## design/flow/config.mk

```make
export PLATFORM = sky130hd
export DESIGN_NAME = vedic_mult8_reg
export DESIGN_NICKNAME = vedic_mult8_reg
export VERILOG_FILES = /design/flow/design.v
export SDC_FILE = /design/flow/constraint.sdc
export NUM_CORES = 4
export LEC_CHECK = 0
export CAP_MARGIN = 35
export CORE_MARGIN = 2
export CORE_UTILIZATION = 58
export CTS_CLUSTER_DIAMETER = 278
export GPL_ROUTABILITY_DRIVEN = 1
export GPL_TIMING_DRIVEN = 1
export HOLD_SLACK_MARGIN = 0.04
export SETUP_SLACK_MARGIN = -0.09
export SLEW_MARGIN = 20
```

## design/flow/constraint.sdc

```tcl
create_clock -name core_clock -period 4.68 [get_ports {clk}]
set_input_delay 0.9360 -clock core_clock [delete_from_list [all_inputs] [get_ports {clk}]]
set_output_delay 0.9360 -clock core_clock [all_outputs]
set_load 0.01 [all_outputs]
```

## design/flow/design.v

```verilog
module vedic_mult8_reg (
  input  wire        clk,
  input  wire [7:0]  a,
  input  wire [7:0]  b,
  output reg  [15:0] p
);
  reg  [7:0]  a_q, b_q;
  wire [15:0] prod;
  bit_8_vedic u_mult (.in1(a_q), .in2(b_q), .out(prod));
  always @(posedge clk) begin
    a_q <= a;
    b_q <= b;
    p   <= prod;
  end
endmodule

`timescale 1ns / 1ps
module bit_2_vedic(in1,in2,out);
input [1:0] in1,in2;
output [3:0] out;
wire pp1,pp2,pp3,pp4;
assign pp1=in1[0]&in2[0];
assign pp2=in1[1]&in2[0];
assign pp3=in1[0]&in2[1];
assign pp4=in1[1]&in2[1];
assign out=pp1+{pp2,1'b0}+{pp3,1'b0}+{pp4,2'b00};
endmodule
`timescale 1ns / 1ps
module bit_4_vedic(in1,in2,out);
input [3:0] in1,in2;
output [7:0] out;
wire [3:0] pp1,pp2,pp3,pp4;
bit_2_vedic b1(in1[1:0],in2[1:0],pp1);
bit_2_vedic b2(in1[1:0],in2[3:2],pp2);
bit_2_vedic b3(in1[3:2],in2[1:0],pp3);
bit_2_vedic b4(in1[3:2],in2[3:2],pp4);
assign out=pp1+{pp2,2'b00}+{pp3,2'b00}+{pp4,4'b0000};
endmodule
`timescale 1ns / 1ps
module bit_8_vedic(in1,in2,out);
input [7:0] in1,in2;
output [15:0] out;
wire [7:0] pp1,pp2,pp3,pp4;
bit_4_vedic a1(in1[3:0],in2[3:0],pp1);
bit_4_vedic a2(in1[3:0],in2[7:4],pp2);
bit_4_vedic a3(in1[7:4],in2[3:0],pp3);
bit_4_vedic a4(in1[7:4],in2[7:4],pp4);
assign out=pp1+{pp2,4'b0000}+{pp3,4'b0000}+{pp4,8'b00000000};
endmodule
```

## design/flow/run.sh

```bash
#!/bin/bash
# the make line also repeats each setting of config.mk as NAME=value (left out here)
make -C /OpenROAD-flow-scripts/flow DESIGN_CONFIG=/design/flow/config.mk WORK_HOME=/design/flow/orfs CLKGATE_MAP_FILE= finish
```

==> flow_summary.toml, run 1 <==
# implementation run metrics
[outcome]
status = "complete, but fails checks"
so.violations = "negative setup slack"

[final_timing]
holdWs_ps = 634
setup_viol = 5
max_slew_margin_pct = 72.5
period_used_pct = 104
skew_ps = 10.8
fin_crit_ps = 4860
hold_viol = 0
rsz0062_at_grt = "true"
layout_setup_ws_ps = -177
slew_violations = 0
fmax_mhz = 206
worst_slew_pin_slew_ps = 411

[routing]
wirelength_um = 7670
drt_pre_antenna_iters = 4
wl_per_cell_um = 15.2
viasPerCell = 5.21
vias = 2623
drtIter0Drc = 66
antenna_cells = 0
post-route-drc-count = 0
ant_nets = 0

[synth]
ys_sh_simple_pct = 15.4
ys_top_cells_by_area = "ha_1 25%, dfxtp_1 20%, fa_1 16%"
ys_cells = 351
synth.avg_cell_area_um2 = 9.25
ys_top_logic_family = "adder cells"
yosys.cell_count.top_type = "inv_1"
synth.distinct_cells = 31
synth-seq-cells = 32
flop_cell = "dfxtp_1"
ys_sh_mux_pct = 0
yosys-top-cells-count = "70 x inv_1, 66 x ha_1, 56 x and2_1"
synth_seq_share_pct = 19.7
yosysWarnings = 1
netlist_instances = 351
synth_top_area_share_pct = 25.4
ys_sh_aoi_pct = 9.06
synth-xor-area-share_pct = 6.21
syn_area_um2 = 3250
yosysChipArea_um2 = 3250
synth_area_leader_cell = "ha_1"
synthArstFlopShare_pct = 0
fp_nets = 460
fa_ha_area_share_pct = 41.5
edf_count = 0

[power]
p_clk_uw = 302
ir_worst_vdd_mv = 0.409
p_int_uw = 1290
p_switching_uw = 856
seq-power_uw = 369
pg_comb_uw = 1480
p_sw_share_pct = 39.9
power_frac_comb_pct = 68.8
pwr-share-clk_pct = 14.0
powerDensity_nw_per_um2 = 481
leakagePower_uw = 0.00228
maxPowerGroup = "combinational cells"
seqPwrFrac_pct = 17.2

[floorplanning]
die_w_um = 78.8
die_area_um2 = 6210
coreArea_um2 = 5440
io_pins = 33
die-height_um = 78.8
fp_util_pct = 59.7
rows = 27

[clock_network]
worstSkewPairLatency_ps = 300
numCtsBuffers = 5
clock_sinks = 32
cts_max_level = 2
clk_pin_slew_worst_paths_ps = 80
cts_root_buf = "clkbuf_8"
cts_tree = "built"
clk_path_buf_depth = 2

[worst_setup_path]
timing.rr.start = "b_q[0]"
critPathTopFamily = "adder cells"
setup.worst_path.end_class = "flip-flop"
r2r_slack_ps = -180
cp-start-kind = "flip-flop"
cp_num_cells = 23
crit_start = "b_q[0]"
slowest_delay_ps = 520
reg2reg_to = "p[15]"
path_cells = "and2_1, ha_4, ha_4, inv_2, fa_1, inv_2, ha_4, inv_2, fa_2, inv_1, ha_2, fa_2, a21o_1, a21oi_4, nor2_2, xnor2_2, fa_1, inv_2, ha_4, nor3_4, nor2_4, a311o_1, o211ai_2"
crit_required_ps = 4910
criticalPathCategory = "reg -> reg"
critPathBufInv = 5
crit_end = "p[15]"
crit_fanout = 3
rr_worst_depth = 23
critPathArrivalTime_ps = 5090
slowest_stage = "fa_1"

[placement]
post-place-cells = 488
port_buffers = 32
dpl.hpwl_um = 5530
dp_worst_setup_slack_ps = -381
gp_congestion = 0.805
place_area_um2 = 3920

[hold_path]
min_to = "p[0]"
worstHoldStart = "a_q[0]"
min-delay-path-class = "reg -> reg"
whs_path_depth = 2

[global_routing]
grt_max_degree = 11
grt_pass1_wl_um = 12100
grt-ovfl-total = 0
grt_pass1_vias = 2762
antenna_found_initial = 0
track_usage_pct = 25.4

[final_layout]
fin_area_um2 = 4470
stdcell_count = 503
syn_to_final_growth_pct = 37.7
final_nets = 539

[run]
cap_viol_max_count = 0
tool_warnings = 30
metal layers:
metal	global-route usage (%)	wire length, um	part of all wire [%]
met1	26.8	3020	39
met2	50.7	4210	55
met3	4.20	232	3.0
met4	8.07	204	2.7
met5	0	0	0
per-stage QoR:
step                setup TNS (ps)  utilization, %  total power (uW)
detailed placement           -1820            72.1              1440
global placement             -1450            72.1              1400
global route                 -2050            82.1              2290
floorplan                     -179               -              1010
CTS                           -398            77.8              1950
finish                        -571            82.1              2150
what timing repair did:
item,in CTS,in global routing
setup endpoints to repair,6,7
hold buffers,0,0
setup buffers,3,4
cloned,0,0
pin swaps,26,39
gates resized,41,41
area by class of cell:
cell class / count / area, um^2
multi-input combinational: 249 / 2710
fill: 342 / 971
sequential: 32 / 653
timing repair buffer: 72 / 624
inverter: 70 / 263
clock buffer: 7 / 96.3
tap: 72 / 90.1
clock inverter: 1 / 30.0
==> run 2: changes to the inputs <==
- ABC_AREA: default -> 1
- CORE_UTILIZATION: 58 -> 68
- CTS_CLUSTER_DIAMETER: 278 -> 202
- CTS_CLUSTER_SIZE: default -> 13
- GPL_ROUTABILITY_DRIVEN: 1 -> default
- GPL_TIMING_DRIVEN: 1 -> default
- HOLD_SLACK_MARGIN: 0.04 -> default
- SETUP_SLACK_MARGIN: -0.09 -> -0.32
- clock period: 4.68 -> 4.4 ns (I/O delays scaled with it)
==> flow_summary.toml, run 2 <==
# implementation run metrics
[floorplanning]
die_w_um = 75.1
die_area_um2 = 5640
coreArea_um2 = 4790
rows = 25
fp_util_pct = 71.8
die-height_um = 75.1
io_pins = 33

[outcome]
status = "complete, but fails checks"
so.violations = "negative setup slack"

[synth]
yosys.cell_count.top_type = "inv_1"
yosysWarnings = 1
synth_area_leader_cell = "ha_1"
edf_count = 0
synth_top_area_share_pct = 24.0
synth-seq-cells = 32
syn_area_um2 = 3440
synthArstFlopShare_pct = 0
ys_sh_simple_pct = 16.6
fp_nets = 569
yosys-top-cells-count = "136 x inv_1, 111 x nand2_1, 66 x ha_1"
yosysChipArea_um2 = 3440
synth.distinct_cells = 22
ys_sh_mux_pct = 0
synth_seq_share_pct = 18.6
ys_top_logic_family = "adder cells"
ys_sh_aoi_pct = 3.64
synth.avg_cell_area_um2 = 7.47
ys_cells = 460
ys_top_cells_by_area = "ha_1 24%, dfxtp_1 19%, fa_1 15%"
synth-xor-area-share_pct = 5.32
fa_ha_area_share_pct = 39.2
flop_cell = "dfxtp_1"
netlist_instances = 460

[clock_network]
clk_pin_slew_worst_paths_ps = 70
cts_max_level = 2
worstSkewPairLatency_ps = 290
clock_sinks = 32
cts_root_buf = "clkbuf_8"
clk_path_buf_depth = 2
numCtsBuffers = 5
cts_tree = "built"

[worst_setup_path]
slowest_delay_ps = 540
critPathBufInv = 7
timing.rr.start = "a_q[1]"
crit_end = "p[14]"
cp_num_cells = 27
critPathTopFamily = "adder cells"
cp-start-kind = "flip-flop"
crit_required_ps = 4620
r2r_slack_ps = -550
criticalPathCategory = "reg -> reg"
setup.worst_path.end_class = "flip-flop"
reg2reg_to = "p[14]"
crit_start = "a_q[1]"
slowest_stage = "fa_1"
critPathArrivalTime_ps = 5180
crit_fanout = 4
rr_worst_depth = 27

[power]
seq-power_uw = 397
p_switching_uw = 969
maxPowerGroup = "combinational cells"
power_frac_comb_pct = 70.5
powerDensity_nw_per_um2 = 485
p_clk_uw = 237
p_int_uw = 1180
pg_comb_uw = 1510
pwr-share-clk_pct = 11.0
ir_worst_vdd_mv = 0.334
seqPwrFrac_pct = 18.5
p_sw_share_pct = 45.1
leakagePower_uw = 0.00271

[routing]
wirelength_um = 11000
drt_pre_antenna_iters = 5
wl_per_cell_um = 18.7
drtIter0Drc = 297
ant_nets = 0
viasPerCell = 5.74
post-route-drc-count = 0
antenna_cells = 0
vias = 3387

[final_timing]
holdWs_ps = 644
rsz0062_at_grt = "true"
max_slew_margin_pct = 71.3
fmax_mhz = 202
hold_viol = 0
period_used_pct = 113
worst_slew_pin_slew_ps = 430
layout_setup_ws_ps = -554
setup_viol = 7
fin_crit_ps = 4950
skew_ps = 1.79
slew_violations = 0

[final_layout]
syn_to_final_growth_pct = 28.9
final_nets = 631
stdcell_count = 590
final_core_util_pct = 92.5

[placement]
gp_congestion = 0.898
dpl.hpwl_um = 6380
port_buffers = 32
post-place-cells = 576

[run]
tool_warnings = 29
cap_viol_max_count = 0

[global_routing]
grt_max_degree = 12
grt-ovfl-total = 0
track_usage_pct = 32.7
grt_pass1_vias = 3213
antenna_found_initial = 0
grt_pass1_wl_um = 13700

[hold_path]
worstHoldStart = "a_q[0]"
min-delay-path-class = "reg -> reg"
min_to = "p[1]"
whs_path_depth = 3
==> run 2: per-layer routing <==
| layer | global-route usage, % | wire, um | vias to the layer above |
|---|---|---|---|
| met5 | 0 | 0 | - |
| met4 | 18.5 | 714 | 0 |
| met3 | 7.76 | 798 | 87 |
| met2 | 62.1 | 5720 | 258 |
| met1 | 32.1 | 3800 | 1562 |
| li1 | - | - | 1480 |
==> run 2: through the flow <==
stage	total power [uW]	worst slack, ps	instance area (um^2)	TNS [ps]
after floorplan	1090	-312	3450	-1240
after global placement	1470	-402	4030	-1740
after detailed placement	1530	-561	4030	-3150
after CTS	1920	-307	4270	-1740
after global routing	2260	-856	4430	-4450
final	2150	-554	4430	-2870
==> run 2: cell type report <==
type                       count  area [um^2]
timing repair buffer          71          617
fill                         186          357
multi-input combinational    276         2480
clock inverter                 2         16.3
inverter                     136          510
sequential                    32          651
clock buffer                   6         72.6
tap                           67         83.8
==> run 2: timing repair <==
item,in CTS,in global routing
setup endpoints to repair,6,7
hold buffers,0,0
buffers inserted,3,3
cloned,0,0
gates resized,33,36
pin swaps,25,33
==> run 3: changes to the inputs <==
- CAP_MARGIN: 35 -> 20
- CTS_CLUSTER_DIAMETER: 202 -> default
- CTS_CLUSTER_SIZE: 13 -> 98
- SETUP_SLACK_MARGIN: -0.32 -> default
- clock period: 4.4 -> 5.01 ns (I/O delays scaled with it)
==> flow_summary.toml, run 3 <==
# implementation run metrics
[power]
seq-power_uw = 348
maxPowerGroup = "combinational cells"
power_frac_comb_pct = 63.0
leakagePower_uw = 0.00262
pwr-share-clk_pct = 15.9
ir_worst_vdd_mv = 0.255
pg_comb_uw = 1040
p_switching_uw = 693
p_clk_uw = 262
p_int_uw = 955
powerDensity_nw_per_um2 = 397
seqPwrFrac_pct = 21.1
p_sw_share_pct = 42.1

[worst_setup_path]
cp_num_cells = 28
crit_fanout = 5
reg2reg_to = "p[15]"
criticalPathCategory = "reg -> reg"
cp-start-kind = "flip-flop"
cpMostUsedCell = "nand2_1"
critPathTopFamily = "adder cells"
slowest_stage = "fa_1"
setup.worst_path.end_class = "flip-flop"
timing.rr.start = "a_q[0]"
crit_required_ps = 5210
slowest_delay_ps = 530
rr_worst_depth = 28
crit_start = "a_q[0]"
crit_end = "p[15]"
r2r_slack_ps = 160
critPathArrivalTime_ps = 5050
critPathBufInv = 4

[routing]
viasPerCell = 5.14
vias = 2928
drtIter0Drc = 152
wirelength_um = 7980
ant_nets = 0
antenna_cells = 0
drt_pre_antenna_iters = 5
wl_per_cell_um = 14.0
post-route-drc-count = 0

[hold_path]
worstHoldStart = "a_q[0]"
min_to = "p[0]"
min-delay-path-class = "reg -> reg"
whs_path_depth = 2

[final_timing]
fmax_mhz = 206
hold_viol = 0
worst_slew_pin_slew_ps = 398
setup_viol = 0
max_slew_margin_pct = 73.4
period_used_pct = 96.8
skew_ps = 6.63
fin_crit_ps = 4850
holdWs_ps = 477
slew_violations = 0
rsz0062_at_grt = "true"

[final_layout]
final_core_util_pct = 86.7
syn_to_final_growth_pct = 20.8
fillCellCount = 273
fin_area_um2 = 4150
flop_area_um2 = 651
final_nets = 611
logic_area_um2 = 2330

[synth]
ys_top_cells_by_area = "ha_1 24%, dfxtp_1 19%, fa_1 15%"
ys_sh_aoi_pct = 3.64
fp_nets = 569
yosys-top-cells-count = "136 x inv_1, 111 x nand2_1, 66 x ha_1"
fa_ha_area_share_pct = 39.2
syn_area_um2 = 3440
synth-xor-area-share_pct = 5.32
synth_top_area_share_pct = 24.0
synth_seq_share_pct = 18.6
ys_top_logic_family = "adder cells"
ys_sh_simple_pct = 16.6
yosysWarnings = 1
yosys.cell_count.top_type = "inv_1"
ys_cells = 460
synthArstFlopShare_pct = 0
ys_sh_mux_pct = 0
synth.distinct_cells = 22
synth_area_leader_cell = "ha_1"
yosysChipArea_um2 = 3440
netlist_instances = 460
edf_count = 0
synth-seq-cells = 32
flop_cell = "dfxtp_1"
synth.avg_cell_area_um2 = 7.47

[placement]
dpl.hpwl_um = 5940
port_buffers = 32
place_area_um2 = 3870
gp_congestion = 0.910

[clock_network]
cts_root_buf = "clkbuf_8"
clk_path_buf_depth = 2
clk_pin_slew_worst_paths_ps = 80
worstSkewPairLatency_ps = 300
clock_sinks = 32
numCtsBuffers = 5
cts_tree = "built"
cts_max_level = 2

[run]
cap_viol_max_count = 0
tool_warnings = 29

[global_routing]
grt_pass1_vias = 2956
track_usage_pct = 29.3
grt_max_degree = 13
antenna_found_initial = 0
grt_pass1_wl_um = 12300
grt-ovfl-total = 0

[floorplanning]
fp_util_pct = 71.8
coreArea_um2 = 4790
die_area_um2 = 5640
die_w_um = 75.1
rows = 25
die-height_um = 75.1
io_pins = 33

[outcome]
status = "timing/DRC/antenna clean"
run 3: final cells by class:
| cell class | instances | share of cell area, % |
|---|---|---|
| multi-input combinational | 276 | 56.1 |
| timing repair buffer | 51 | 11.2 |
| tap | 67 | 2.02 |
| clock inverter | 3 | 1.12 |
| inverter | 136 | 12.3 |
| sequential | 32 | 15.7 |
| clock buffer | 5 | 1.66 |
run 3: timing repair:
action / 4_1_cts / 5_1_grt
setup endpoints to repair: 3 / 7
setup buffers: 0 / 7
gates resized: 7 / 23
pin swaps: 0 / 7
hold buffers: 0 / 0
cloned: 0 / 0
run 3: layer usage:
| metal | global-route usage [%] | wire, um |
|---|---|---|
| met3 | 6.16 | 437 |
| met4 | 12.5 | 320 |
| met2 | 55.3 | 4290 |
| met5 | 0 | 0 |
| met1 | 31.1 | 2930 |
run 3: metrics by stage:
stage | setup TNS [ps] | total power, uW | cells | worst slack (ps)
finish | 0 | 1650 | 570 | 158
global placement | 0 | 1190 | 555 | 56.7
floorplan | 0 | 951 | 460 | 146
global route | -407 | 1770 | 570 | -151
CTS | 0 | 1510 | 563 | 24.2
detailed placement | -251 | 1230 | 555 | -167
==> run 4: changes to the inputs <==
- CAP_MARGIN: 20 -> 0
- CORE_UTILIZATION: 68 -> 72
- CTS_CLUSTER_DIAMETER: default -> 171
- CTS_CLUSTER_SIZE: 98 -> 74
- SETUP_SLACK_MARGIN: default -> -0.32
- clock period: 5.01 -> 4.59 ns (I/O delays scaled with it)
==> flow_summary.toml, run 4 <==
# implementation run metrics
[synth]
flop_cell = "dfxtp_1"
synth_top_area_share_pct = 24.0
netlist_instances = 460
ys_sh_mux_pct = 0
synth_seq_share_pct = 18.6
edf_count = 0
synthArstFlopShare_pct = 0
yosysWarnings = 1
ys_cells = 460
synth.distinct_cells = 22
yosysChipArea_um2 = 3440
synth-seq-cells = 32
synth-xor-area-share_pct = 5.32
ys_top_cells_by_area = "ha_1 24%, dfxtp_1 19%, fa_1 15%"
fa_ha_area_share_pct = 39.2
syn_area_um2 = 3440
ys_top_logic_family = "adder cells"
synth_area_leader_cell = "ha_1"
yosys-top-cells-count = "136 x inv_1, 111 x nand2_1, 66 x ha_1"
synth.avg_cell_area_um2 = 7.47
ys_sh_aoi_pct = 3.64
ys_sh_simple_pct = 16.6
yosys.cell_count.top_type = "inv_1"
fp_nets = 569

[worst_setup_path]
cpMostUsedCell = "ha_1"
crit_start = "b_q[1]"
cp_num_cells = 25
crit_fanout = 4
slowest_stage = "fa_1"
critPathTopFamily = "adder cells"
rr_worst_depth = 25
critPathBufInv = 4
r2r_slack_ps = -220
setup.worst_path.end_class = "flip-flop"
reg2reg_to = "p[14]"
critPathArrivalTime_ps = 4990
slowest_delay_ps = 590
crit_end = "p[14]"
timing.rr.start = "b_q[1]"
crit_required_ps = 4770
criticalPathCategory = "reg -> reg"
cp-start-kind = "flip-flop"

[power]
p_switching_uw = 831
p_int_uw = 1080
power_frac_comb_pct = 69.1
leakagePower_uw = 0.00269
p_sw_share_pct = 43.4
seq-power_uw = 379
maxPowerGroup = "combinational cells"
ir_worst_vdd_mv = 0.264
pwr-share-clk_pct = 11.1
pg_comb_uw = 1320
p_clk_uw = 212
seqPwrFrac_pct = 19.8
powerDensity_nw_per_um2 = 450

[hold_path]
min_to = "p[0]"
min-delay-path-class = "reg -> reg"
whs_path_depth = 2
worstHoldStart = "a_q[0]"

[run]
tool_warnings = 28
cap_viol_max_count = 0

[clock_network]
worstSkewPairLatency_ps = 290
cts_root_buf = "clkbuf_8"
cts_tree = "built"
clock_sinks = 32
cts_max_level = 2
numCtsBuffers = 5
clk_path_buf_depth = 2
clk_pin_slew_worst_paths_ps = 70

[routing]
post-route-drc-count = 0
ant_nets = 0
viasPerCell = 5.35
drtIter0Drc = 139
antenna_cells = 0
vias = 3036
drt_pre_antenna_iters = 7
wirelength_um = 8440
wl_per_cell_um = 14.9

[floorplanning]
fp_util_pct = 73.7
die_area_um2 = 5340
die-height_um = 73.1
io_pins = 33
coreArea_um2 = 4660
die_w_um = 73.1
rows = 25

[global_routing]
grt-ovfl-total = 0
grt_pass1_wl_um = 11800
grt_pass1_vias = 2947
antenna_found_initial = 0
grt_max_degree = 11
track_usage_pct = 28.8

[final_timing]
fin_crit_ps = 4810
period_used_pct = 105
slew_violations = 0
finalSetupTns_ps = -904
holdWs_ps = 469
skew_ps = 4.07
hold_viol = 0
layout_setup_ws_ps = -220
worst_slew_pin_slew_ps = 341
setup_viol = 6
fmax_mhz = 208
max_slew_margin_pct = 77.2

[final_layout]
stdcell_count = 567
final_nets = 622
syn_to_final_growth_pct = 23.8

[placement]
post-place-cells = 556
dpl.hpwl_um = 5810
gp_congestion = 0.840
port_buffers = 32

[outcome]
so.violations = "negative setup slack"
status = "complete, but fails checks"
[run 4: final cells by class]
type	count	area, um^2
Clock buffer	5	68.8
Tap cell	54	67.6
Inverter	136	510
Fill cell	215	407
Sequential cell	32	646
Multi-Input combinational cell	276	2400
Clock inverter	2	12.5
Timing Repair Buffer	62	546
[run 4: what timing repair did]
action	CTS	global route
resized	8	38
hold buffers	0	0
cloned	0	0
endpoints found under the setup margin	5	6
pin swaps	1	24
buffers inserted	0	5
[run 4: layer usage]
layer / global-route usage [%] / vias to the layer above / routed length, um
met2: 55.9 / 124 / 4550
met4: 10.1 / 0 / 308
met5: 0 / - / 0
li1: - / 1452 / -
met1: 30.6 / 1421 / 3140
met3: 5.25 / 39 / 433
[run 4: stage by stage]
step / utilization [%] / setup slack [ps] / power (uW) / cell area [um^2]
global placement: 84.9 / -262 / 1380 / 3960
global route: 91.3 / -423 / 2040 / 4250
CTS: 87.0 / -317 / 1650 / 4050
detailed placement: 84.9 / -426 / 1430 / 3960
floorplan: - / -274 / 1040 / 3440
finish: 91.3 / -220 / 1910 / 4250
==> run 5: changes to the inputs <==
- ABC_AREA: 1 -> default
- CAP_MARGIN: 0 -> 20
- CTS_CLUSTER_DIAMETER: 171 -> 374
- CTS_CLUSTER_SIZE: 74 -> 99
- PLACE_DENSITY: default -> 0.38
- SETUP_SLACK_MARGIN: -0.32 -> default
- TNS_END_PERCENT: default -> 15
- clock period: 4.59 -> 3.11 ns (I/O delays scaled with it)
==> flow_summary.toml, run 5 <==
# physical design summary
[outcome]
status = "aborted with a tool error"
failing_step = "clock tree synthesis"
error = "[ERROR DPL-0038] Utilization greater than 100%, impossible to legalize"

[synth]
netlist_instances = 351
yosysWarnings = 1
ys_cells = 351
fp_nets = 460
fa_ha_area_share_pct = 41.5
synth_top_area_share_pct = 25.4
synth-xor-area-share_pct = 6.21
edf_count = 0
syn_area_um2 = 3250
yosysChipArea_um2 = 3250
ys_sh_simple_pct = 15.4
synth-seq-cells = 32
ys_sh_mux_pct = 0
synth_seq_share_pct = 19.7
yosys-top-cells-count = "70 x inv_1, 66 x ha_1, 56 x and2_1"
synthArstFlopShare_pct = 0
flop_cell = "dfxtp_1"
ys_top_logic_family = "adder cells"
synth.distinct_cells = 31
yosys.cell_count.top_type = "inv_1"
synth_area_leader_cell = "ha_1"
ys_sh_aoi_pct = 9.06
synth.avg_cell_area_um2 = 9.25
ys_top_cells_by_area = "ha_1 25%, dfxtp_1 20%, fa_1 16%"

[floorplanning]
io_pins = 33
rows = 24
coreArea_um2 = 4350
die_w_um = 71.1
die_area_um2 = 5060
die-height_um = 71.1
fp_util_pct = 74.5

[placement]
port_buffers = 32
dpl.hpwl_um = 7710
gp_congestion = 0.881
post-place-cells = 480
dp_worst_setup_slack_ps = -1880
place_area_um2 = 4150
==> run 5: per-stage QoR <==
stage	TNS [ps]	total power, uW	hold WS, ps	utilization (%)
after floorplan	-11960	1690	484	-
after global placement	-13500	2270	498	95.2
after detailed placement	-15950	2430	509	95.2
==> run 6: changes to the inputs <==
- CAP_MARGIN: 20 -> 35
- CTS_CLUSTER_DIAMETER: 374 -> 85
- CTS_CLUSTER_SIZE: 99 -> 32
- GPL_ROUTABILITY_DRIVEN: default -> 1
- GPL_TIMING_DRIVEN: default -> 1
- HOLD_SLACK_MARGIN: default -> -0.06
- PLACE_DENSITY: 0.38 -> 0.65
- SETUP_SLACK_MARGIN: default -> -0.09
- TNS_END_PERCENT: 15 -> default
- clock period: 3.11 -> 4.68 ns (I/O delays scaled with it)
==> flow_summary.toml, run 6 <==
# physical design summary
[outcome]
status = "aborted with a tool error"
failing_step = "clock tree synthesis"
error = "[ERROR DPL-0038] Utilization greater than 100%, impossible to legalize"

[synth]
ys_sh_mux_pct = 0
yosysWarnings = 1
yosys-top-cells-count = "70 x inv_1, 66 x ha_1, 56 x and2_1"
fa_ha_area_share_pct = 41.5
fp_nets = 460
yosysChipArea_um2 = 3250
ys_sh_simple_pct = 15.4
synth.avg_cell_area_um2 = 9.25
edf_count = 0
yosys.cell_count.top_type = "inv_1"
ys_sh_aoi_pct = 9.06
synth_seq_share_pct = 19.7
ys_top_logic_family = "adder cells"
synth_top_area_share_pct = 25.4
synth-seq-cells = 32
ys_top_cells_by_area = "ha_1 25%, dfxtp_1 20%, fa_1 16%"
syn_area_um2 = 3250
synth_area_leader_cell = "ha_1"
netlist_instances = 351
synth.distinct_cells = 31
synth-xor-area-share_pct = 6.21
flop_cell = "dfxtp_1"
ys_cells = 351
synthArstFlopShare_pct = 0

[placement]
dpl.hpwl_um = 6080
gp_congestion = 0.867
dp_worst_setup_slack_ps = -572
port_buffers = 32

[floorplanning]
die_area_um2 = 5060
die_w_um = 71.1
coreArea_um2 = 4350
io_pins = 33
rows = 24
fp_util_pct = 74.5
die-height_um = 71.1
==> run 6: through the flow <==
| stage | hold slack (ps) | power, uW | cells | area (um^2) | setup TNS (ps) |
|---|---|---|---|---|---|
| detailed placement | 649 | 1460 | 467 | 3890 | -2950 |
| global placement | 633 | 1390 | 467 | 3890 | -1500 |
| floorplan | 504 | 1010 | 351 | 3260 | -179 |
==> run 7: changes to the inputs <==
- ABC_AREA: default -> 1
- CAP_MARGIN: 35 -> 40
- CORE_ASPECT_RATIO: default -> 0.68
- CTS_CLUSTER_DIAMETER: 85 -> 374
- CTS_CLUSTER_SIZE: 32 -> 99
- GPL_ROUTABILITY_DRIVEN: 1 -> default
- GPL_TIMING_DRIVEN: 1 -> default
- HOLD_SLACK_MARGIN: -0.06 -> -0.08
- MAX_ROUTING_LAYER: default -> met4
- PLACE_DENSITY: 0.65 -> 0.79
- SETUP_SLACK_MARGIN: -0.09 -> 0.23
- TNS_END_PERCENT: default -> 15
- clock period: 4.68 -> 2.9 ns (I/O delays scaled with it)
==> flow_summary.toml, run 7 <==
# physical design summary
[outcome]
error = "[ERROR DPL-0038] Utilization greater than 100%, impossible to legalize"
status = "aborted with a tool error"
failing_step = "clock tree synthesis"

[synth]
ys_top_logic_family = "adder cells"
ys_sh_aoi_pct = 3.64
yosys.cell_count.top_type = "inv_1"
synth-xor-area-share_pct = 5.32
edf_count = 0
ys_cells = 460
synth-seq-cells = 32
ys_top_cells_by_area = "ha_1 24%, dfxtp_1 19%, fa_1 15%"
ys_sh_simple_pct = 16.6
synthArstFlopShare_pct = 0
synth.distinct_cells = 22
synth_top_area_share_pct = 24.0
yosysWarnings = 1
yosys-top-cells-count = "136 x inv_1, 111 x nand2_1, 66 x ha_1"
yosysChipArea_um2 = 3440
netlist_instances = 460
synth_area_leader_cell = "ha_1"
flop_cell = "dfxtp_1"
ys_sh_mux_pct = 0
synth_seq_share_pct = 18.6
fp_nets = 569
syn_area_um2 = 3440
synth.avg_cell_area_um2 = 7.47
fa_ha_area_share_pct = 39.2

[placement]
gp_congestion = 0.954
dpl.hpwl_um = 9020
post-place-cells = 598
dp_worst_setup_slack_ps = -1980
place_area_um2 = 4310
port_buffers = 32

[floorplanning]
io_pins = 33
coreArea_um2 = 4530
die_area_um2 = 5350
die-height_um = 61.0
rows = 20
fp_util_pct = 75.9
die_w_um = 87.8
-- run 7: stage by stage --
| step | setup TNS (ps) | utilization (%) | hold WS, ps | power (uW) |
|---|---|---|---|---|
| floorplan | -14190 | - | 550 | 1810 |
| detailed placement | -17730 | 95.1 | 605 | 2690 |
| global placement | -15210 | 95.1 | 589 | 2480 |
==> run 8: changes to the inputs <==
- ABC_AREA: 1 -> 0
- CAP_MARGIN: 40 -> 20
- CORE_ASPECT_RATIO: 0.68 -> default
- CORE_UTILIZATION: 72 -> 44
- CTS_CLUSTER_DIAMETER: 374 -> 62
- CTS_CLUSTER_SIZE: 99 -> default
- HOLD_SLACK_MARGIN: -0.08 -> default
- MAX_ROUTING_LAYER: met4 -> default
- MIN_ROUTING_LAYER: default -> met1
- PLACE_DENSITY: 0.79 -> default
- PLACE_DENSITY_LB_ADDON: default -> 0.2
- SETUP_SLACK_MARGIN: 0.23 -> -0.2
- TNS_END_PERCENT: 15 -> default
- clock period: 2.9 -> 5.97 ns (I/O delays scaled with it)
==> flow_summary.toml, run 8 <==
# implementation run metrics
[synth]
netlist_instances = 351
synth.avg_cell_area_um2 = 9.25
synth_top_area_share_pct = 25.4
synth_area_leader_cell = "ha_1"
synth_seq_share_pct = 19.7
synthArstFlopShare_pct = 0
edf_count = 0
yosys-top-cells-count = "70 x inv_1, 66 x ha_1, 56 x and2_1"
ys_sh_aoi_pct = 9.06
fa_ha_area_share_pct = 41.5
synth-xor-area-share_pct = 6.21
flop_cell = "dfxtp_1"
synth.distinct_cells = 31
ys_cells = 351
fp_nets = 460
yosys.cell_count.top_type = "inv_1"
syn_area_um2 = 3250
yosysWarnings = 1
synth-seq-cells = 32
ys_sh_simple_pct = 15.4
ys_sh_mux_pct = 0
ys_top_logic_family = "adder cells"
ys_top_cells_by_area = "ha_1 25%, dfxtp_1 20%, fa_1 16%"
yosysChipArea_um2 = 3250

[final_timing]
fmax_mhz = 189
finalSetupTns_ps = 0
rsz0062_at_grt = "false"
skew_ps = 9.63
slew_violations = 0
layout_setup_ws_ps = 678
setup_viol = 0
period_used_pct = 88.6
worst_slew_pin_slew_ps = 393
max_slew_margin_pct = 73.5
fin_crit_ps = 5290
hold_viol = 0

[routing]
ant_nets = 0
viasPerCell = 4.66
post-route-drc-count = 0
wirelength_um = 5780
drtIter0Drc = 34
antenna_cells = 0
wl_per_cell_um = 11.8
vias = 2281
drt_pre_antenna_iters = 4

[worst_setup_path]
setup.worst_path.end_class = "flip-flop"
crit_end = "p[15]"
timing.rr.start = "b_q[0]"
slowest_delay_ps = 540
cp-start-kind = "flip-flop"
critPathArrivalTime_ps = 5510
crit_fanout = 8
path_cells = "and2_1, ha_1, ha_1, inv_1, fa_1, inv_1, ha_1, inv_1, fa_1, inv_1, ha_1, fa_1, a21o_1, a21oi_1, nor2_1, xnor2_1, fa_1, inv_1, ha_1, nor3_1, o21ai_1, a311o_1, o211ai_2"
criticalPathCategory = "reg -> reg"
crit_required_ps = 6190
reg2reg_to = "p[15]"
crit_start = "b_q[0]"
critPathBufInv = 5
critPathTopFamily = "adder cells"
r2r_slack_ps = 680
cp_num_cells = 23
slowest_stage = "fa_1"
rr_worst_depth = 23

[final_layout]
fillCellCount = 700
stdcell_count = 490
final_core_util_pct = 52.7
syn_to_final_growth_pct = 17.1
final_nets = 499

[clock_network]
cts_max_level = 2
clk_path_buf_depth = 2
clk_pin_slew_worst_paths_ps = 70
post-cts-setup-buffer-count = 0
cts_tree = "built"
cts_resized = 0
numCtsBuffers = 5
postCtsHoldBufs = 0
worstSkewPairLatency_ps = 290
cts_root_buf = "clkbuf_8"
clock_sinks = 32

[power]
maxPowerGroup = "combinational cells"
p_sw_share_pct = 38.5
ir_worst_vdd_mv = 0.114
p_clk_uw = 213
p_switching_uw = 453
seq-power_uw = 292
seqPwrFrac_pct = 24.8
leakagePower_uw = 0.00203
pg_comb_uw = 672
power_frac_comb_pct = 57.1
powerDensity_nw_per_um2 = 310
p_int_uw = 725
pwr-share-clk_pct = 18.1

[run]
tool_warnings = 26
cap_viol_max_count = 0

[floorplanning]
io_pins = 33
die_area_um2 = 8080
die-height_um = 89.9
fp_util_pct = 45.0
die_w_um = 89.9
coreArea_um2 = 7210
rows = 31

[global_routing]
grt-ovfl-total = 0
grt_pass1_wl_um = 10600
grt_max_degree = 12
track_usage_pct = 15.9
antenna_found_initial = 0
grt_pass1_vias = 2342

[placement]
dp_worst_setup_slack_ps = 664
gp_congestion = 0.810
post-place-cells = 482
dpl.hpwl_um = 4900
port_buffers = 32

[outcome]
status = "timing/DRC/antenna clean"

[hold_path]
whs_path_depth = 1
worstHoldStart = "a_q[0]"
min_to = "p[0]"
min-delay-path-class = "reg -> reg"
[run 8: area by class of cell]
type                    count  area (um^2)  area share [%]
clock buffers               5         68.8            1.81
flip-flops and latches     32          641            16.9
repair buffers             32          320            8.43
multi-input cells         249         2340            61.6
well taps                  99          124            3.26
clock inverters             3         42.5            1.12
inverters                  70          263            6.91
[run 8: through the flow]
| step | instance area (um^2) | hold WS [ps] | power, uW |
|---|---|---|---|
| floorplan | 3250 | 504 | 780 |
| CTS | 3800 | 593 | 1190 |
| detailed placement | 3690 | 579 | 971 |
| finish | 3800 | 581 | 1180 |
| global placement | 3690 | 574 | 960 |
| global route | 3800 | 623 | 1310 |
[run 8: metal layers]
layer	vias up	routed length [um]	track usage (%)	part of all wire, %
met3	5	178	2.85	3.1
met4	0	41	2.69	0.71
met5	-	0	0	0
met1	1037	2980	21.7	52
li1	1204	-	-	-
met2	35	2580	26.9	45
==> run 9: changes to the inputs <==
- CAP_MARGIN: 20 -> 35
- CORE_UTILIZATION: 44 -> 72
- CTS_CLUSTER_DIAMETER: 62 -> 217
- CTS_CLUSTER_SIZE: default -> 76
- GPL_ROUTABILITY_DRIVEN: default -> 1
- GPL_TIMING_DRIVEN: default -> 1
- HOLD_SLACK_MARGIN: default -> 0.04
- MIN_ROUTING_LAYER: met1 -> default
- PLACE_DENSITY_LB_ADDON: 0.2 -> 0.01
- SETUP_SLACK_MARGIN: -0.2 -> 0.57
- clock period: 5.97 -> 1.97 ns (I/O delays scaled with it)
==> flow_summary.toml, run 9 <==
# physical design summary
[outcome]
status = "aborted with a tool error"
failing_step = "detailed placement"
error = "[ERROR DPL-0033] detailed placement checks failed during check placement."

[floorplanning]
die-height_um = 71.1
die_w_um = 71.1
fp_util_pct = 74.5
coreArea_um2 = 4350
die_area_um2 = 5060
io_pins = 33
rows = 24

[synth]
ys_top_logic_family = "adder cells"
synth-seq-cells = 32
synth_area_leader_cell = "ha_1"
synthArstFlopShare_pct = 0
ys_cells = 351
edf_count = 0
synth-xor-area-share_pct = 6.21
flop_cell = "dfxtp_1"
syn_area_um2 = 3250
fp_nets = 460
fa_ha_area_share_pct = 41.5
ys_sh_simple_pct = 15.4
netlist_instances = 351
ys_top_cells_by_area = "ha_1 25%, dfxtp_1 20%, fa_1 16%"
yosys-top-cells-count = "70 x inv_1, 66 x ha_1, 56 x and2_1"
yosysChipArea_um2 = 3250
yosys.cell_count.top_type = "inv_1"
synth_seq_share_pct = 19.7
synth_top_area_share_pct = 25.4
ys_sh_mux_pct = 0
synth.avg_cell_area_um2 = 9.25
yosysWarnings = 1
ys_sh_aoi_pct = 9.06
synth.distinct_cells = 31

[placement]
port_buffers = 32
gp_congestion = 0.846
-- run 9: through the flow --
| step | hold WS (ps) | instances | TNS, ps |
|---|---|---|---|
| floorplan | 422 | 351 | -24630 |
| global placement | 484 | 484 | -26230 |
==> run 10: changes to the inputs <==
- ABC_AREA: 0 -> default
- CAP_MARGIN: 35 -> 20
- CTS_CLUSTER_DIAMETER: 217 -> default
- CTS_CLUSTER_SIZE: 76 -> default
- GPL_ROUTABILITY_DRIVEN: 1 -> default
- GPL_TIMING_DRIVEN: 1 -> default
- HOLD_SLACK_MARGIN: 0.04 -> default
- PLACE_DENSITY: default -> 0.38
- PLACE_DENSITY_LB_ADDON: 0.01 -> default
- SETUP_SLACK_MARGIN: 0.57 -> default
- TNS_END_PERCENT: default -> 15
- clock period: 1.97 -> 4.58 ns (I/O delays scaled with it)
==> flow_summary.toml, run 10 <==
# physical design summary
[synth]
ys_top_logic_family = "adder cells"
yosys.cell_count.top_type = "inv_1"
synthArstFlopShare_pct = 0
synth_top_area_share_pct = 25.4
edf_count = 0
fp_nets = 460
netlist_instances = 351
synth.avg_cell_area_um2 = 9.25
yosysChipArea_um2 = 3250
ys_sh_mux_pct = 0
synth.distinct_cells = 31
synth_seq_share_pct = 19.7
ys_sh_aoi_pct = 9.06
yosys-top-cells-count = "70 x inv_1, 66 x ha_1, 56 x and2_1"
flop_cell = "dfxtp_1"
synth-xor-area-share_pct = 6.21
ys_top_cells_by_area = "ha_1 25%, dfxtp_1 20%, fa_1 16%"
fa_ha_area_share_pct = 41.5
syn_area_um2 = 3250
synth-seq-cells = 32
synth_area_leader_cell = "ha_1"
ys_cells = 351
ys_sh_simple_pct = 15.4
yosysWarnings = 1

[floorplanning]
die-height_um = 71.1
die_area_um2 = 5060
coreArea_um2 = 4350
rows = 24
io_pins = 33
fp_util_pct = 74.5
die_w_um = 71.1

[placement]
dpl.hpwl_um = 6570
place_area_um2 = 3960
gp_congestion = 0.821
port_buffers = 32

[outcome]
failing_step = "clock tree synthesis"
error = "[ERROR DPL-0033] detailed placement checks failed during check placement."
status = "aborted with a tool error"
-- run 10: stage by stage --
step                total power [uW]  std cells  setup WS, ps
floorplan                       1120        351         -57.4
global placement                1480        468          -231
detailed placement              1560        468          -479
==> run 11: changes to the inputs <==
- ABC_AREA: default -> 1
- CORE_UTILIZATION: 72 -> 64
- CTS_CLUSTER_DIAMETER: default -> 371
- CTS_CLUSTER_SIZE: default -> 98
- PLACE_DENSITY: 0.38 -> default
- TNS_END_PERCENT: 15 -> 5
- clock period: 4.58 -> 2.75 ns (I/O delays scaled with it)
==> flow_summary.toml, run 11 <==
# implementation run metrics
[synth]
synth.avg_cell_area_um2 = 7.47
fp_nets = 569
edf_count = 0
ys_top_cells_by_area = "ha_1 24%, dfxtp_1 19%, fa_1 15%"
yosysWarnings = 1
yosys.cell_count.top_type = "inv_1"
ys_sh_aoi_pct = 3.64
ys_sh_simple_pct = 16.6
synth.distinct_cells = 22
netlist_instances = 460
synth-seq-cells = 32
ys_sh_mux_pct = 0
yosysChipArea_um2 = 3440
synth-xor-area-share_pct = 5.32
syn_area_um2 = 3440
synthArstFlopShare_pct = 0
ys_cells = 460
flop_cell = "dfxtp_1"
synth_area_leader_cell = "ha_1"
synth_seq_share_pct = 18.6
ys_top_logic_family = "adder cells"
synth_top_area_share_pct = 24.0
yosys-top-cells-count = "136 x inv_1, 111 x nand2_1, 66 x ha_1"
fa_ha_area_share_pct = 39.2

[floorplanning]
fp_util_pct = 66.8
die_area_um2 = 5970
io_pins = 33
die-height_um = 77.3
die_w_um = 77.3
coreArea_um2 = 5140
rows = 26

[clock_network]
worstSkewPairLatency_ps = 300
clk_pin_slew_worst_paths_ps = 70
numCtsBuffers = 5
clk_path_buf_depth = 2
clock_sinks = 32
cts_max_level = 2
cts_tree = "built"
cts_root_buf = "clkbuf_8"

[routing]
post-route-drc-count = 0
wl_per_cell_um = 16.1
ant_nets = 0
vias = 3241
drtIter0Drc = 181
wirelength_um = 9880
viasPerCell = 5.29
drt_pre_antenna_iters = 4
antenna_cells = 0

[power]
pwr-share-clk_pct = 12.3
pg_comb_uw = 2720
p_int_uw = 2180
powerDensity_nw_per_um2 = 827
power_frac_comb_pct = 71.1
leakagePower_uw = 0.00283
ir_worst_vdd_mv = 0.698
seq-power_uw = 632
p_sw_share_pct = 42.8
p_switching_uw = 1640
p_clk_uw = 471
seqPwrFrac_pct = 16.5
maxPowerGroup = "combinational cells"

[final_timing]
max_slew_margin_pct = 72.0
slew_violations = 0
skew_ps = 9.33
period_used_pct = 181
worst_slew_pin_slew_ps = 415
finalSetupTns_ps = -19160
hold_viol = 0
setup_viol = 11
fmax_mhz = 201
rsz0062_at_grt = "true"
fin_crit_ps = 4980
layout_setup_ws_ps = -2230

[worst_setup_path]
cpMostUsedCell = "nand2_1"
crit_end = "p[15]"
setup.worst_path.end_class = "flip-flop"
crit_required_ps = 2940
slowest_delay_ps = 430
rr_worst_depth = 30
cp-start-kind = "flip-flop"
crit_start = "a_q[0]"
criticalPathCategory = "reg -> reg"
cp_num_cells = 30
reg2reg_to = "p[15]"
crit_fanout = 4
critPathTopFamily = "adder cells"
timing.rr.start = "a_q[0]"
critPathArrivalTime_ps = 5170
r2r_slack_ps = -2230
slowest_stage = "fa_1"
critPathBufInv = 6

[global_routing]
grt_pass1_wl_um = 14900
track_usage_pct = 32.5
antenna_found_initial = 0
grt-ovfl-total = 0
grt_max_degree = 12
grt_pass1_vias = 3422

[placement]
port_buffers = 32
place_area_um2 = 4280
gp_congestion = 0.874
dpl.hpwl_um = 6570

[outcome]
status = "complete, but fails checks"
so.violations = "negative setup slack"

[hold_path]
whs_path_depth = 3
min-delay-path-class = "reg -> reg"
min_to = "p[1]"
worstHoldStart = "b_q[0]"

[final_layout]
logic_area_um2 = 2490
flop_area_um2 = 651
fin_area_um2 = 4620
syn_to_final_growth_pct = 34.5
final_nets = 651
fillCellCount = 260

[run]
cap_viol_max_count = 0
tool_warnings = 31
run 11: repair_timing:
action / 4_1_cts / 5_1_grt
setup buffers: 4 / 3
hold buffers: 0 / 0
gates resized: 32 / 10
pin swaps: 13 / 4
endpoints found under the hold margin: 0 / 0
setup endpoints to repair: 12 / 12
run 11: through the flow:
| step | total power (uW) | worst slack (ps) | util, % | hold slack (ps) | instances |
|---|---|---|---|---|---|
| 2_1_floorplan | 1910 | -1760 | - | 550 | 460 |
| 3_3_place_gp | 2650 | -1970 | 83.3 | 610 | 598 |
| 3_5_place_dp | 2740 | -2030 | 83.3 | 634 | 598 |
| 4_1_cts | 3510 | -1930 | 88.7 | 627 | 610 |
| 5_1_grt | 4040 | -2390 | 89.9 | 649 | 613 |
| 6_report | 3820 | -2230 | 89.9 | 616 | 613 |
run 11: metal layers:
metal	share of wire, %	vias up	track usage [%]	routed length (um)
li1	-	1511	-	-
met1	36	1521	31.9	3560
met2	53	145	63.0	5220
met3	4.9	64	7.76	483
met4	6.3	0	14.8	618
met5	0	-	0	0
run 11: layout make-up:
cell class,count,share of cell area [%]
Multi-Input combinational cell,276,54.0
Tap cell,70,1.90
Clock buffer,5,1.49
Inverter,136,11.1
Timing Repair Buffer,91,16.6
Clock inverter,3,0.921
Sequential cell,32,14.1
==> run 12: changes to the inputs <==
- ABC_AREA: 1 -> default
- CAP_MARGIN: 20 -> 35
- CORE_UTILIZATION: 64 -> 72
- CTS_CLUSTER_DIAMETER: 371 -> 90
- CTS_CLUSTER_SIZE: 98 -> default
- GPL_ROUTABILITY_DRIVEN: default -> 1
- GPL_TIMING_DRIVEN: default -> 1
- HOLD_SLACK_MARGIN: default -> -0.08
- PLACE_DENSITY: default -> 0.66
- SETUP_SLACK_MARGIN: default -> -0.09
- TNS_END_PERCENT: 5 -> default
- clock period: 2.75 -> 5.24 ns (I/O delays scaled with it)
==> flow_summary.toml, run 12 <==
# implementation run metrics
[power]
power.total_uw = 1550
leakagePower_uw = 0.00208
p_int_uw = 895
pwr-share-clk_pct = 13.2
p_sw_share_pct = 42.3
power_frac_comb_pct = 65.3
maxPowerGroup = "combinational cells"
pg_comb_uw = 1010
p_switching_uw = 657
seqPwrFrac_pct = 21.5
p_clk_uw = 205
powerDensity_nw_per_um2 = 396
ir_worst_vdd_mv = 0.225
seq-power_uw = 334

[synth]
synth.distinct_cells = 31
flop_cell = "dfxtp_1"
synth-xor-area-share_pct = 6.21
fa_ha_area_share_pct = 41.5
netlist_instances = 351
ys_top_logic_family = "adder cells"
synth_area_leader_cell = "ha_1"
synth-seq-cells = 32
ys_top_cells_by_area = "ha_1 25%, dfxtp_1 20%, fa_1 16%"
synth_top_area_share_pct = 25.4
ys_sh_mux_pct = 0
syn_area_um2 = 3250
yosysChipArea_um2 = 3250
edf_count = 0
ys_sh_simple_pct = 15.4
yosys-top-cells-count = "70 x inv_1, 66 x ha_1, 56 x and2_1"
synth.avg_cell_area_um2 = 9.25
yosys.cell_count.top_type = "inv_1"
synth_seq_share_pct = 19.7
ys_sh_aoi_pct = 9.06
ys_cells = 351
fp_nets = 460
synthArstFlopShare_pct = 0
yosysWarnings = 1

[worst_setup_path]
cpMostUsedCell = "ha_1"
cp_num_cells = 23
crit_end = "p[15]"
r2r_slack_ps = -40
slowest_delay_ps = 590
critPathArrivalTime_ps = 5510
crit_required_ps = 5470
rr_worst_depth = 23
critPathBufInv = 4
reg2reg_to = "p[15]"
cp-start-kind = "flip-flop"
criticalPathCategory = "reg -> reg"
crit_start = "b_q[1]"
slowest_stage = "fa_1"
critPathTopFamily = "adder cells"
path_cells = "and2_1, ha_1, ha_1, inv_1, fa_1, inv_1, ha_1, a21o_1, a21oi_2, xnor2_1, ha_1, nand3_1, o211ai_1, buf_4, nand4_1, xor2_1, fa_1, inv_1, ha_4, o21ai_1, nor2_1, a311o_1, o211ai_2"
timing.rr.start = "b_q[1]"
setup.worst_path.end_class = "flip-flop"
crit_fanout = 8

[final_timing]
fmax_mhz = 190
slew_violations = 0
period_used_pct = 101
fin_crit_ps = 5280
skew_ps = 14.0
finalSetupTns_ps = -69.0
worst_slew_pin_slew_ps = 376
setup_viol = 2
max_slew_margin_pct = 74.7
layout_setup_ws_ps = -36.9
holdWs_ps = 515
hold_viol = 0

[final_layout]
final_nets = 505
fillCellCount = 206
final_core_util_pct = 90.0
syn_to_final_growth_pct = 20.7
stdcell_count = 449

[floorplanning]
die-height_um = 71.1
io_pins = 33
fp_util_pct = 74.5
rows = 24
die_w_um = 71.1
coreArea_um2 = 4350
die_area_um2 = 5060

[routing]
wl_per_cell_um = 17.0
wirelength_um = 7650
post-route-drc-count = 0
viasPerCell = 5.77
drtIter0Drc = 93
drt_pre_antenna_iters = 4
vias = 2592
antenna_cells = 0
ant_nets = 0

[placement]
port_buffers = 32
post-place-cells = 437
gp_congestion = 0.860
dpl.hpwl_um = 5220

[clock_network]
clk_pin_slew_worst_paths_ps = 80
numCtsBuffers = 5
clock_sinks = 32
worstSkewPairLatency_ps = 300
cts_tree = "built"
cts_root_buf = "clkbuf_8"
cts_max_level = 2
clk_path_buf_depth = 2
postCtsHoldBufs = 0

[global_routing]
grt-ovfl-total = 0
track_usage_pct = 27.9
grt_max_degree = 11
grt_pass1_vias = 2622
grt_pass1_wl_um = 11100
antenna_found_initial = 0

[hold_path]
min_to = "p[0]"
min-delay-path-class = "reg -> reg"
whs_path_depth = 1
worstHoldStart = "a_q[0]"

[outcome]
so.violations = "negative setup slack"
status = "complete, but fails checks"

[run]
tool_warnings = 28
cap_viol_max_count = 0
==> run 12: layout make-up <==
cell class              instances  area (um^2)  area share (%)
clock buffers                   6         82.6            2.11
clock inverters                 2         10.0           0.255
inverters                      70          263            6.70
multi-input cells             249         2470            63.2
flip-flops and latches         32          658            16.8
well taps                      52         65.1            1.66
repair buffers                 38          365            9.32
==> run 12: what timing repair did <==
| action | CTS | global route |
|---|---|---|
| setup endpoints to repair | 2 | 6 |
| pin swaps | 0 | 10 |
| resized | 3 | 34 |
| buffers inserted | 0 | 4 |
| cloned | 0 | 0 |
==> run 12: per-layer routing <==
metal	up-vias	global-route usage, %	part of all wire (%)
li1	1221	-	-
met1	1268	31.4	40
met2	76	51.1	53
met3	27	5.56	3.6
met4	0	11.1	2.7
met5	-	0	0
==> run 12: per-stage QoR <==
stage	cell area, um^2	worst slack [ps]
CTS	3740	-68.2
finish	3920	-36.9
global route	3920	-209
detailed placement	3650	-117
global placement	3650	24.7
floorplan	3250	355
==> run 13: changes to the inputs <==
- CAP_MARGIN: 35 -> 5
- CTS_CLUSTER_DIAMETER: 90 -> default
- CTS_CLUSTER_SIZE: default -> 15
- GPL_ROUTABILITY_DRIVEN: 1 -> default
- GPL_TIMING_DRIVEN: 1 -> default
- HOLD_SLACK_MARGIN: -0.08 -> default
- PLACE_DENSITY: 0.66 -> default
- SETUP_SLACK_MARGIN: -0.09 -> default
- SLEW_MARGIN: 20 -> 40
- clock period: 5.24 -> 2.88 ns (I/O delays scaled with it)
==> flow_summary.toml, run 13 <==
# physical design summary
[outcome]
status = "aborted with a tool error"
failing_step = "detailed placement"
error = "[ERROR DPL-0033] detailed placement checks failed during check placement."

[synth]
synth-seq-cells = 32
ys_sh_aoi_pct = 9.06
fp_nets = 460
synth.avg_cell_area_um2 = 9.25
netlist_instances = 351
synth.distinct_cells = 31
ys_top_logic_family = "adder cells"
edf_count = 0
ys_sh_mux_pct = 0
yosysChipArea_um2 = 3250
yosys-top-cells-count = "70 x inv_1, 66 x ha_1, 56 x and2_1"
yosys.cell_count.top_type = "inv_1"
yosysWarnings = 1
ys_sh_simple_pct = 15.4
syn_area_um2 = 3250
synth-xor-area-share_pct = 6.21
synth_area_leader_cell = "ha_1"
synthArstFlopShare_pct = 0
fa_ha_area_share_pct = 41.5
synth_seq_share_pct = 19.7
flop_cell = "dfxtp_1"
ys_cells = 351
ys_top_cells_by_area = "ha_1 25%, dfxtp_1 20%, fa_1 16%"
synth_top_area_share_pct = 25.4

[floorplanning]
coreArea_um2 = 4350
rows = 24
io_pins = 33
die_w_um = 71.1
fp_util_pct = 74.5
die_area_um2 = 5060
die-height_um = 71.1

[placement]
port_buffers = 32
gp_congestion = 0.874
run 13: through the flow:
| stage | hold WS, ps | total power (uW) | setup WS [ps] | setup TNS [ps] | std cells |
|---|---|---|---|---|---|
| floorplan | 484 | 2000 | -1680 | -14040 | 351 |
| global placement | 504 | 2630 | -1810 | -15970 | 484 |
==> run 14: changes to the inputs <==
- CAP_MARGIN: 5 -> 20
- CORE_UTILIZATION: 72 -> 40
- CTS_CLUSTER_SIZE: 15 -> default
- SETUP_SLACK_MARGIN: default -> -0.36
- SLEW_MARGIN: 40 -> 20
- clock period: 2.88 -> 4.95 ns (I/O delays scaled with it)
==> flow_summary.toml, run 14 <==
# implementation run metrics
[outcome]
status = "complete, but fails checks"
so.violations = "negative setup slack"

[worst_setup_path]
critPathBufInv = 5
crit_end = "p[15]"
crit_required_ps = 5180
reg2reg_to = "p[15]"
criticalPathCategory = "reg -> reg"
r2r_slack_ps = -80
rr_worst_depth = 23
crit_fanout = 4
crit_start = "b_q[1]"
timing.rr.start = "b_q[1]"
path_cells = "and2_1, ha_1, ha_1, inv_1, fa_1, inv_1, ha_1, inv_1, fa_1, inv_1, ha_1, fa_1, a21o_1, a21oi_2, nor2_1, xnor2_1, fa_1, inv_1, ha_1, nor3_2, o21ai_2, a311o_1, o211ai_2"
critPathArrivalTime_ps = 5260
setup.worst_path.end_class = "flip-flop"
slowest_delay_ps = 550
critPathTopFamily = "adder cells"
slowest_stage = "fa_1"
cp_num_cells = 23
cp-start-kind = "flip-flop"

[routing]
wl_met3_um = 144
met2_length_um = 3100
drtIter0Drc = 40
viasPerCell = 4.66
drt_pre_antenna_iters = 4
vias = 2428
ant_nets = 0
wl_per_cell_um = 11.9
drt-met1-wl_um = 2880
antenna_cells = 0
wirelength_um = 6220
top_layer_used = "met4"
post-route-drc-count = 0

[floorplanning]
die_w_um = 94.1
fp_util_pct = 41.6
coreArea_um2 = 7810
die_area_um2 = 8850
rows = 32
io_pins = 33
die-height_um = 94.1

[final_timing]
fmax_mhz = 199
slew_violations = 0
finalSetupTns_ps = -186
period_used_pct = 102
hold_viol = 0
worst_slew_pin_slew_ps = 368
setup_viol = 4
fin_crit_ps = 5030
max_slew_margin_pct = 75.2
skew_ps = 10.9
layout_setup_ws_ps = -81.1
holdWs_ps = 506

[synth]
synth_area_leader_cell = "ha_1"
fp_nets = 460
ys_cells = 351
yosys-top-cells-count = "70 x inv_1, 66 x ha_1, 56 x and2_1"
synth-seq-cells = 32
ys_top_cells_by_area = "ha_1 25%, dfxtp_1 20%, fa_1 16%"
ys_top_logic_family = "adder cells"
synthArstFlopShare_pct = 0
ys_sh_simple_pct = 15.4
netlist_instances = 351
synth_top_area_share_pct = 25.4
synth-xor-area-share_pct = 6.21
yosysChipArea_um2 = 3250
synth.avg_cell_area_um2 = 9.25
fa_ha_area_share_pct = 41.5
synth_seq_share_pct = 19.7
syn_area_um2 = 3250
edf_count = 0
yosys.cell_count.top_type = "inv_1"
ys_sh_aoi_pct = 9.06
synth.distinct_cells = 31
yosysWarnings = 1
ys_sh_mux_pct = 0
flop_cell = "dfxtp_1"

[placement]
dpl.hpwl_um = 5360
gp_congestion = 0.816
port_buffers = 32
post-place-cells = 513

[power]
seqPwrFrac_pct = 22.0
power.total_uw = 1580
pg_comb_uw = 974
p_switching_uw = 595
ir_worst_vdd_mv = 0.226
leakagePower_uw = 0.00217
p_clk_uw = 260
power_frac_comb_pct = 61.6
p_sw_share_pct = 37.6
powerDensity_nw_per_um2 = 392
p_int_uw = 987
maxPowerGroup = "combinational cells"
seq-power_uw = 347
pwr-share-clk_pct = 16.5

[global_routing]
grt_max_degree = 12
track_usage_pct = 15.7
grt_pass1_wl_um = 10900
antenna_found_initial = 0
grt-ovfl-total = 0
grt_pass1_vias = 2522

[final_layout]
stdcell_count = 521
final_nets = 527
syn_to_final_growth_pct = 24.3

[clock_network]
clk_path_buf_depth = 2
cts_tree = "built"
numCtsBuffers = 5
post-cts-setup-buffer-count = 0
cts_max_level = 2
clk_pin_slew_worst_paths_ps = 70
worstSkewPairLatency_ps = 300
clock_sinks = 32
cts_root_buf = "clkbuf_8"

[hold_path]
min_to = "p[0]"
whs_path_depth = 1
min-delay-path-class = "reg -> reg"
worstHoldStart = "b_q[0]"

[run]
cap_viol_max_count = 0
tool_warnings = 26
## run 14: timing repair
item,CTS,global route
hold buffers,0,0
resized,0,8
endpoints found under the setup margin,0,4
## run 14: routing by layer
| metal | vias to the layer above | GRT usage, % |
|---|---|---|
| met2 | 29 | 28.5 |
| met1 | 1127 | 18.8 |
| met3 | 7 | 2.65 |
| met4 | 0 | 5.07 |
| met5 | - | 0 |
| li1 | 1265 | - |
## run 14: stage by stage
step | util [%] | area (um^2) | worst slack (ps)
finish | 51.7 | 4040 | -81.1
global route | 51.7 | 4040 | -373
CTS | 51.4 | 4020 | -199
detailed placement | 50.0 | 3900 | -170
global placement | 50.0 | 3900 | -42.2
floorplan | - | 3250 | 65.4
## run 14: area by class of cell
type	count	area (um^2)
Sequential cell	32	643
Timing Repair Buffer	60	531
Tap cell	102	128
Fill cell	738	3770
Clock buffer	5	68.8
Multi-Input combinational cell	249	2360
Clock inverter	3	42.5
Inverter	70	263
==> run 15: changes to the inputs <==
- ABC_AREA: default -> 1
- CAP_MARGIN: 20 -> 35
- CORE_UTILIZATION: 40 -> 68
- HOLD_SLACK_MARGIN: default -> 0.3
- SETUP_SLACK_MARGIN: -0.36 -> -0.32
- clock period: 4.95 -> 4.11 ns (I/O delays scaled with it)
==> flow_summary.toml, run 15 <==
# physical design summary
[outcome]
status = "aborted with a tool error"
failing_step = "global routing"
error = "[ERROR DPL-0038] Utilization greater than 100%, impossible to legalize"

[synth]
fa_ha_area_share_pct = 39.2
synth_seq_share_pct = 18.6
ys_sh_mux_pct = 0
flop_cell = "dfxtp_1"
ys_top_cells_by_area = "ha_1 24%, dfxtp_1 19%, fa_1 15%"
ys_cells = 460
synth.distinct_cells = 22
syn_area_um2 = 3440
yosys.cell_count.top_type = "inv_1"
synth_top_area_share_pct = 24.0
yosysWarnings = 1
ys_sh_simple_pct = 16.6
synth_area_leader_cell = "ha_1"
netlist_instances = 460
yosys-top-cells-count = "136 x inv_1, 111 x nand2_1, 66 x ha_1"
ys_sh_aoi_pct = 3.64
synthArstFlopShare_pct = 0
yosysChipArea_um2 = 3440
fp_nets = 569
synth-xor-area-share_pct = 5.32
edf_count = 0
synth-seq-cells = 32
ys_top_logic_family = "adder cells"
synth.avg_cell_area_um2 = 7.47

[placement]
gp_congestion = 0.846
dpl.hpwl_um = 6640
port_buffers = 32

[floorplanning]
die-height_um = 75.1
io_pins = 33
die_w_um = 75.1
die_area_um2 = 5640
coreArea_um2 = 4790
rows = 25
fp_util_pct = 71.8

[clock_network]
cts_root_buf = "clkbuf_8"
clk_path_buf_depth = 2
numCtsBuffers = 5
cts_max_level = 2
clock_sinks = 32
[run 15: stage by stage]
stage          cells  hold WS (ps)  setup WS [ps]  setup TNS [ps]  cell area (um^2)
4_1_cts          599           508           -599           -3670              4540
2_1_floorplan    460           537           -365           -1700              3670
3_3_place_gp     584           471           -412           -2340              4260
3_5_place_dp     584           524           -619           -3950              4260
[run 15: what timing repair did]
item,in CTS
setup buffers,9
pin swaps,22
hold buffers,0
resized,35
setup endpoints to repair,7
==> run 16: changes to the inputs <==
- CORE_UTILIZATION: 68 -> 72
- CTS_CLUSTER_DIAMETER: default -> 217
- CTS_CLUSTER_SIZE: default -> 76
- GPL_ROUTABILITY_DRIVEN: default -> 1
- GPL_TIMING_DRIVEN: default -> 1
- HOLD_SLACK_MARGIN: 0.3 -> -0.09
- PLACE_DENSITY: default -> 0.43
- SETUP_SLACK_MARGIN: -0.32 -> -0.09
- SLEW_MARGIN: 20 -> 40
- clock period: 4.11 -> 1.66 ns (I/O delays scaled with it)
==> flow_summary.toml, run 16 <==
# physical design summary
[floorplanning]
die_area_um2 = 5340
io_pins = 33
fp_util_pct = 73.7
coreArea_um2 = 4660
die_w_um = 73.1
die-height_um = 73.1
rows = 25

[synth]
flop_cell = "dfxtp_1"
yosysChipArea_um2 = 3440
yosysWarnings = 1
synth_top_area_share_pct = 24.0
yosys-top-cells-count = "136 x inv_1, 111 x nand2_1, 66 x ha_1"
ys_cells = 460
ys_top_cells_by_area = "ha_1 24%, dfxtp_1 19%, fa_1 15%"
ys_top_logic_family = "adder cells"
ys_sh_mux_pct = 0
synthArstFlopShare_pct = 0
ys_sh_simple_pct = 16.6
yosys.cell_count.top_type = "inv_1"
synth_seq_share_pct = 18.6
synth.distinct_cells = 22
syn_area_um2 = 3440
synth-seq-cells = 32
ys_sh_aoi_pct = 3.64
synth_area_leader_cell = "ha_1"
synth.avg_cell_area_um2 = 7.47
edf_count = 0
synth-xor-area-share_pct = 5.32
fp_nets = 569
netlist_instances = 460
fa_ha_area_share_pct = 39.2

[outcome]
failing_step = "clock tree synthesis"
status = "aborted with a tool error"
error = "[ERROR DPL-0038] Utilization greater than 100%, impossible to legalize"

[placement]
gp_congestion = 0.879
place_area_um2 = 4400
port_buffers = 32
dpl.hpwl_um = 8430
## run 16: stage by stage
| step | util [%] | std cells | power (uW) | setup slack, ps |
|---|---|---|---|---|
| 2_1_floorplan | - | 460 | 3380 | -2820 |
| 3_3_place_gp | 94.4 | 583 | 4540 | -2830 |
| 3_5_place_dp | 94.4 | 583 | 4840 | -3150 |
Power figures rest on the tool's default switching activity, not on a simulated workload.
